// ALU
module ALU (
    input  logic clk,
    input  logic rst_n,
    input  logic [5:0] alu_op,
    input  logic word,
    input  logic [15:0] a,
    input  logic [15:0] b,
    input  logic cf_in,
    input  logic [4:0] shift_cnt,
    output logic [15:0] result
);
Settings: LEC_CHECK=0, CAP_MARGIN=20, CELL_PAD_IN_SITES_DETAIL_PLACEMENT=1, CELL_PAD_IN_SITES_GLOBAL_PLACEMENT=3, CORE_MARGIN=2, CORE_UTILIZATION=40, SLEW_MARGIN=20; clock period 100.0 ns.
run.sh (not shown) runs the stock make flow with config.mk's settings and CLKGATE_MAP_FILE=.
Next try:
--- a/flow/config.mk
+++ b/flow/config.mk
@@ -7,7 +7,5 @@
 export LEC_CHECK = 0
 export CAP_MARGIN = 20
-export CELL_PAD_IN_SITES_DETAIL_PLACEMENT = 1
-export CELL_PAD_IN_SITES_GLOBAL_PLACEMENT = 3
 export CORE_MARGIN = 2
-export CORE_UTILIZATION = 40
+export CORE_UTILIZATION = 50
 export SLEW_MARGIN = 20
==> flow/constraint.sdc (replaced) <==
create_clock -name core_clock -period 52.8 [get_ports {clk}]
set_input_delay 10.5600 -clock core_clock [delete_from_list [all_inputs] [get_ports {clk}]]
set_output_delay 10.5600 -clock core_clock [all_outputs]
set_load 0.01 [all_outputs]
After rerunning:
- synthesized area does not change
- count of clock-buffer cells in the layout does not change
- cell area came out lower by about 1.6%
- clock power rises by about 80%
Next try:
--- a/flow/config.mk
+++ b/flow/config.mk
@@ -6,6 +6,8 @@
 export NUM_CORES = 4
 export LEC_CHECK = 0
+export ABC_AREA = 1
 export CAP_MARGIN = 20
 export CORE_MARGIN = 2
-export CORE_UTILIZATION = 50
+export CORE_UTILIZATION = 52
+export PLACE_DENSITY = 0.42
 export SLEW_MARGIN = 20
==> flow/constraint.sdc (replaced) <==
create_clock -name core_clock -period 46.3 [get_ports {clk}]
set_input_delay 9.2600 -clock core_clock [delete_from_list [all_inputs] [get_ports {clk}]]
set_output_delay 9.2600 -clock core_clock [all_outputs]
set_load 0.01 [all_outputs]
Result: Area after synthesis is higher by 1.2%. Core utilization grows by 2.0 points. Non-clock buffer count came out lower by 7.
Next try:
--- a/flow/config.mk
+++ b/flow/config.mk
@@ -9,5 +9,6 @@
 export CAP_MARGIN = 20
 export CORE_MARGIN = 2
-export CORE_UTILIZATION = 52
-export PLACE_DENSITY = 0.42
+export CORE_UTILIZATION = 58
+export HOLD_SLACK_MARGIN = 0.29
 export SLEW_MARGIN = 20
+export TNS_END_PERCENT = 5
==> flow/constraint.sdc (replaced) <==
create_clock -name core_clock -period 56.3 [get_ports {clk}]
set_input_delay 11.2600 -clock core_clock [delete_from_list [all_inputs] [get_ports {clk}]]
set_output_delay 11.2600 -clock core_clock [all_outputs]
set_load 0.01 [all_outputs]
Result:
- The new run finished with timing, DRC and antenna clean
- worst setup slack gains 8200 ps
- global-route usage went up by 3.0 points
- via count rises by about 0.4%
- die size came out lower by about 10%
- clock power went down by about 14%
- sequential power shrinks by about 20%
- critical path depth is lower by 2
- clock-buffer cell count does not change
- synthesized cell count is unchanged
- cell count drops by about 1.9%

* * *

Setup of build 50:
The RTL this note starts from:
==> flow/design.v <==
`timescale 1ns/1ns
module ALU (
    input  logic clk,
    input  logic rst_n,
    input  logic [5:0] alu_op,
    input  logic word,
    input  logic [15:0] a,
    input  logic [15:0] b,
    input  logic cf_in,
    input  logic [4:0] shift_cnt,
    output logic [15:0] result
);
    logic [15:0] a_in, b_in;
    parameter ADD = 6'b000000;
    parameter SUB = 6'b000001;
    parameter CMP = 6'b000010;
    parameter INC = 6'b000011;
    parameter DEC = 6'b000100;
    parameter NEG = 6'b000101;
    parameter AND = 6'b000110;
    parameter OR = 6'b000111;
    parameter XOR = 6'b001000;
    parameter NOT = 6'b001001;
    parameter TEST = 6'b001010;
    parameter SHL = 6'b001011;
    parameter SHR = 6'b001100;
    parameter SAR = 6'b001101;
    parameter ROL = 6'b001110;
    parameter ROR = 6'b001111;
    parameter RCL = 6'b010000;
    parameter RCR = 6'b010001;
    parameter MUL = 6'b010010;
    parameter IMUL = 6'b010011;
    parameter DIV = 6'b010100;
    parameter IDIV = 6'b010101;
    always @(posedge clk or negedge rst_n) begin
        if (!rst_n) begin
            a_in <= 0;
            b_in <= 0;
        end else begin
            case(alu_op)
                ADD: begin
                    result <= a + b;
                end
                SUB: begin
                    result <= a - b;
                end
                CMP: begin
                    result <= a - b;
                end
                INC: begin
                    result <= a + 1;
                end
                DEC: begin
                    result <= a - 1;
                end
                NEG: begin
                    result <= 0 - a;
                end
                AND: begin
                    result <= a & b;
                end
                OR: begin
                    result <= a | b;
                end
                XOR: begin
                    result <= a ^ b;
                end
                NOT: begin
                    result <= ~a;
                end
                TEST: begin
                    result <= a & b;
                end
                SHL: begin
                    result <= a << shift_cnt;
                end
                SHR: begin
                    result <= a >> shift_cnt;
                end
                SAR: begin
                    result <= a >>> shift_cnt;
                end
                ROL: begin
                    result <= {a[15:0], a[15:0]};
                end
                ROR: begin
                    result <= {a[0], a[15:1]};
                end
                RCL: begin
                    result <= {a[15:0], cf_in};
                end
                RCR: begin
                    result <= {cf_in, a[15:0]};
                end
                MUL: begin
                    result <= a * b;    
                end
                IMUL: begin
                    result <= a * b;    
                end
                DIV: begin
                    result <= (b == 16'd0) ? 16'hFFFF : a / b;
                end
                IDIV: begin
                    result <= (b == 16'd0) ? 16'hFFFF : a / b;
                end
            endcase
        end
    end
endmodule
Settings: LEC_CHECK=0, ABC_AREA=1, CAP_MARGIN=20, CORE_ASPECT_RATIO=0.79, CORE_MARGIN=2, CORE_UTILIZATION=36, CTS_CLUSTER_SIZE=83, GPL_ROUTABILITY_DRIVEN=0, GPL_TIMING_DRIVEN=1, HOLD_SLACK_MARGIN=0.28, MAX_ROUTING_LAYER=met4, PLACE_DENSITY=0.69, SLEW_MARGIN=20; clock period 69.8 ns.
Input-level comparison between build 9 and build 50:
- TNS_END_PERCENT now 5, previously not set
- GPL_ROUTABILITY_DRIVEN no longer set, was 0
- CORE_UTILIZATION now 63, was 36
- PLACE_DENSITY no longer set, was 0.69
- HOLD_SLACK_MARGIN no longer set, was 0.28
- ABC_AREA no longer set, was 1
- CTS_CLUSTER_SIZE no longer set, was 83
- MAX_ROUTING_LAYER no longer set, was met4
- CORE_ASPECT_RATIO no longer set, was 0.79
- GPL_TIMING_DRIVEN no longer set, was 1
- the clock period (ns, I/O delays scaled along) now 29.3, was 69.8
--- outcome ---
- When build 9 is measured against build 50, its synthesized cell count turns out about 15% lower.
- Of build 50 and build 9, only build 50 finishes the flow clean.
- Build 9 is listed as incomplete: the tool reported an error in global routing and the run ended there.
- Changes observed in build 9 relative to build 50: count of placed standard cells including taps has decreased; simple-gate portion of the synthesized area now smaller.
- Build 9 vs build 50: number of distinct library cell variants in the gate-level netlist after synthesis up in build 9
Input-level comparison between build 41 and build 9:
- CORE_UTILIZATION: 63 -> 58
- Build 41: flow complete, layout not clean; failing: setup timing
- Delta (build 41 minus build 9): area of the synthesized netlist per yosys stat essentially unchanged; number of setup buffers added after CTS increased 10; final weighted congestion of routability-driven global placement increased 0.018; chip footprint increased about 8%.
- As far as mapped cell area goes, build 9 and build 41 are indistinguishable; the numbers are identical.
- Going from build 9 to build 41, the post-cts gate resize count was found to have gone up by 38%.
Inputs modified between build 41 and build 74:
- swapping 58 for 65 in CORE_UTILIZATION
- putting HOLD_SLACK_MARGIN at 0.29 where nothing was set
- swapping 29.3 for 85.3 in the clock period (ns, I/O delays scaled along)
Build 74 ended with every stage complete and zero timing, DRC or antenna violations. Although build 41 finished all stages, its layout failed final checks on setup timing. Going from build 41 to build 74, slew of the pin with the lowest slew margin shrinks by 0.20 ns. Build 74 has total routed wirelength below what build 41 had. Build 74 — sequential share of layout area 0.73 points higher, build 41 as reference. In terms of synthesized cell count, build 41 and build 74 differ only marginally. NOTE switching power build 41->build 74 decreased by more than half. On clock network fraction of total power: build 74 sits above build 41. Against build 41, build 74 reports a global-route usage over all layers that is lower. Build 74 ends up with a first-pass GRT wire length that is 15% lower than in build 41. Number of resized instances in the post-cts repair step for build 74: 176 down relative to build 41. Compared with build 41, build 74 shows a higher required time at the endpoint of the critical path.

* * *

Starts from the design.v that is shown in full above.
make LEC_CHECK=0 CAP_MARGIN=5 CORE_MARGIN=2 CORE_UTILIZATION=72 CTS_CLUSTER_SIZE=36 HOLD_SLACK_MARGIN=0.29 PLACE_DENSITY_LB_ADDON=0.2 SLEW_MARGIN=25 TNS_END_PERCENT=5 finish   # period 85.3 ns
Next try:
==> flow/config.mk (replaced) <==
export PLATFORM = sky130hd
export DESIGN_NAME = ALU
export DESIGN_NICKNAME = ALU
export VERILOG_FILES = /design/flow/design.v
export SDC_FILE = /design/flow/constraint.sdc
export NUM_CORES = 4
export LEC_CHECK = 0
export CAP_MARGIN = 20
export CORE_MARGIN = 2
export CORE_UTILIZATION = 40
export SLEW_MARGIN = 20
==> flow/constraint.sdc (replaced) <==
create_clock -name core_clock -period 52.8 [get_ports {clk}]
set_input_delay 10.5600 -clock core_clock [delete_from_list [all_inputs] [get_ports {clk}]]
set_output_delay 10.5600 -clock core_clock [all_outputs]
set_load 0.01 [all_outputs]
Total power grows by 59%; first-iteration DRC count drops by about 30%; final cell count rose by 10%; worst hold slack loses 6.5 ns; clock power grows by about 60%; sequential power went up by 60%; area after synthesis stays the same.
Next try:
--- a/flow/config.mk
+++ b/flow/config.mk
@@ -8,4 +8,5 @@
 export CAP_MARGIN = 20
 export CORE_MARGIN = 2
-export CORE_UTILIZATION = 40
+export CORE_UTILIZATION = 68
+export SETUP_SLACK_MARGIN = -2.0
 export SLEW_MARGIN = 20
==> flow/constraint.sdc (replaced) <==
create_clock -name core_clock -period 29.3 [get_ports {clk}]
set_input_delay 5.8600 -clock core_clock [delete_from_list [all_inputs] [get_ports {clk}]]
set_output_delay 5.8600 -clock core_clock [all_outputs]
set_load 0.01 [all_outputs]
Now the flow stopped in 5_1_grt on GRT-0232.
Die size goes down by 40%.
Synthesized cell count stays the same.
Area after synthesis is unchanged.
Next try:
--- a/flow/config.mk
+++ b/flow/config.mk
@@ -7,6 +7,6 @@
 export LEC_CHECK = 0
 export CAP_MARGIN = 20
+export CORE_ASPECT_RATIO = 1.96
 export CORE_MARGIN = 2
-export CORE_UTILIZATION = 68
-export SETUP_SLACK_MARGIN = -2.0
+export CORE_UTILIZATION = 60
 export SLEW_MARGIN = 20
==> flow/constraint.sdc (replaced) <==
create_clock -name core_clock -period 100.0 [get_ports {clk}]
set_input_delay 20.0000 -clock core_clock [delete_from_list [all_inputs] [get_ports {clk}]]
set_output_delay 20.0000 -clock core_clock [all_outputs]
set_load 0.01 [all_outputs]
Effect: The changed run finished clean; synthesized area is unchanged; synthesized cell count does not change; die area grows by 13%.
Power and IR drop assume default switching activity.
